## P
==> flow/design.v (excerpt) <==
module pixel_sort_asc (
	 input clk, reset, soft_rst,
	 input enable, 
	 input      [15:0] Pixel_in1, Pixel_in2, Pixel_in3, Pixel_in4 , Pixel_in5 , Pixel_in6, Pixel_in7, Pixel_in8,
	 output reg [15:0] Pixel_out1, Pixel_out2, Pixel_out3, Pixel_out4 , Pixel_out5 , Pixel_out6, Pixel_out7, Pixel_out8,    output reg valid_out
);
Size in the first run: ~3900 cells after synthesis, about 130 flip-flops, about 23000 sq um of cells after synthesis.
export LEC_CHECK = 0
export ABC_AREA = 1
export CAP_MARGIN = 30
export CELL_PAD_IN_SITES_DETAIL_PLACEMENT = 1
export CELL_PAD_IN_SITES_GLOBAL_PLACEMENT = 0
export CORE_ASPECT_RATIO = 0.95
export CORE_MARGIN = 2
export CORE_UTILIZATION = 43
export CTS_CLUSTER_DIAMETER = 72
export GPL_ROUTABILITY_DRIVEN = 0
export GPL_TIMING_DRIVEN = 1
export MAX_ROUTING_LAYER = met4
export MIN_ROUTING_LAYER = met2
export SETUP_SLACK_MARGIN = -0.91
export SLEW_MARGIN = 30
export TNS_END_PERCENT = 85
create_clock -name core_clock -period 36.9 [get_ports {clk}]
run.sh (not shown) runs the stock make flow with config.mk's settings and CLKGATE_MAP_FILE=.
P | status: complete | timing, DRC, antenna: pass
Input changes introduced in Q (baseline for comparison: P):
- SLEW_MARGIN changed from 30 to 20
- CELL_PAD_IN_SITES_GLOBAL_PLACEMENT removed (was 0)
- MIN_ROUTING_LAYER removed (was met2)
- ABC_AREA removed (was 1)
- MAX_ROUTING_LAYER removed (was met4)
- TNS_END_PERCENT removed (was 85)
- GPL_TIMING_DRIVEN removed (was 1)
- GPL_ROUTABILITY_DRIVEN removed (was 0)
- CORE_UTILIZATION changed from 43 to 51
- CTS_CLUSTER_DIAMETER removed (was 72)
- SETUP_SLACK_MARGIN changed from -0.91 to 1.0
- CAP_MARGIN changed from 30 to 20
- CELL_PAD_IN_SITES_DETAIL_PLACEMENT removed (was 1)
- CORE_ASPECT_RATIO removed (was 0.95)
- the clock period (ns, I/O delays scaled along) changed from 36.9 to 20.2
Results
- Flow for Q halted at global routing, error code GRT-0116.
- P completed every stage of the flow, and the final layout passed the timing, DRC and antenna checks.
- When the final numbers for P and Q were put side by side, the instance area after placement turned out to be greater in Q.
- From Q to P, number of buffer cells added on primary ports did not move at all.
- Looking only at number of core rows, and setting everything else aside, the lower value of P and Q goes to Q.
- Post-synthesis instance area: P and Q compared, higher one is Q
Inputs modified between Q and R:
- CTS_CLUSTER_SIZE newly set to 93
- ABC_AREA newly set to 1
- CORE_UTILIZATION changed from 51 to 65
- SETUP_SLACK_MARGIN changed from 1.0 to -1.88
- the clock period (ns, I/O delays scaled along) changed from 20.2 to 48.3
--- outcome ---
- R: full flow OK, the timing, DRC and antenna checks passed
- Core area, R vs Q: down by more than 10%
- The run showing the smaller total number of placement rows is R.
- R ends up with a effective utilization at floorplan that is 14 points higher than in Q.
- Cmp R vs Q: synthesized cell count higher in R
- Changes observed in R relative to Q: post-cts sizing count shows a reduction of 484; number of nets at floorplan shows an increase of 365.
- Count of cell types in the netlist | R below Q
- Delta (R minus Q): yosys cell count has increased; mean area per synthesized cell went down about 13%; synthesized area shows a reduction of 4.5%.
- When R is measured against Q, its post-synthesis adder-cell area fraction turns out 0.72 points higher.
Inputs modified between R and S:
- an added PLACE_DENSITY of 0.36
- an added CTS_CLUSTER_DIAMETER of 350
- a change of the clock period (ns, I/O delays scaled along) from 48.3 to 29.3
Notes after the runs:
- S -> stages 100% | layout checks FAIL | setup timing
- Delta (S minus R): average via count per standard cell picked up an extra 1.2%, post-route standard cell area excluding fillers picked up an extra about 2.7%, post-route fraction of the period consumed by the critical path picked up an extra 17 points.


Starting RTL as in the previous note.
export LEC_CHECK = 0
export CAP_MARGIN = 20
export CORE_MARGIN = 2
export CORE_UTILIZATION = 40
export SETUP_SLACK_MARGIN = 5.0
export SLEW_MARGIN = 20
create_clock -name core_clock -period 36.5 [get_ports {clk}]
Rerun with:
- CORE_UTILIZATION: 40 -> 68
- SETUP_SLACK_MARGIN: 5.0 -> default
- clock period: 36.5 -> 16.6 ns (I/O delays scaled with it)
Now the flow died in detailed placement (3_5_place_dp) with DPL-0038.
Die size goes down by 41%.
Synthesized area is unchanged.
Synthesized cell count does not change.
Rerun with:
- ABC_AREA: default -> 1
- CORE_UTILIZATION: 68 -> 72
- CTS_CLUSTER_SIZE: default -> 76
- PLACE_DENSITY: default -> 0.38
- SETUP_SLACK_MARGIN: default -> 2.2
The new run aborted during detailed placement (3_5_place_dp) with DPL-0038. Synthesized area goes down by 4.5%. Die area falls by 9.6%. Synthesized cell count is higher by 10%.
Rerun with:
- ABC_AREA: 1 -> default
- CORE_UTILIZATION: 72 -> 52
- CTS_CLUSTER_SIZE: 76 -> default
- PLACE_DENSITY: 0.38 -> default
- SETUP_SLACK_MARGIN: 2.2 -> 1.0
- clock period: 16.6 -> 18.3 ns (I/O delays scaled with it)
After rerunning: The new run stopped in global routing (5_1_grt), error GRT-0116; synthesized area rises by 4.7%; synthesized cell count fell by 9.3%; die area increases by 44%.
Rerun with:
- ABC_AREA: default -> 1
- CORE_ASPECT_RATIO: default -> 0.5
- CORE_UTILIZATION: 52 -> 72
- CTS_CLUSTER_DIAMETER: default -> 294
- CTS_CLUSTER_SIZE: default -> 99
- SETUP_SLACK_MARGIN: 1.0 -> -1.09
- TNS_END_PERCENT: default -> 10
Result: Now the flow failed in detailed placement (3_5_place_dp), error DPL-0038. Synthesized cell count goes up by 10%. Area after synthesis is lower by 4.5%. Die area is lower by 30%.
Rerun with:
- ABC_AREA: 1 -> default
- CORE_ASPECT_RATIO: 0.5 -> default
- CORE_UTILIZATION: 72 -> 57
- CTS_CLUSTER_DIAMETER: 294 -> default
- CTS_CLUSTER_SIZE: 99 -> default
- SETUP_SLACK_MARGIN: -1.09 -> -1.04
- TNS_END_PERCENT: 10 -> default
- clock period: 18.3 -> 34.2 ns (I/O delays scaled with it)
This time the run never finished: it broke off in global routing (5_1_grt). Area after synthesis increases by 4.7%. Synthesized cell count decreases by 9.3%. Die size increases by 31%.
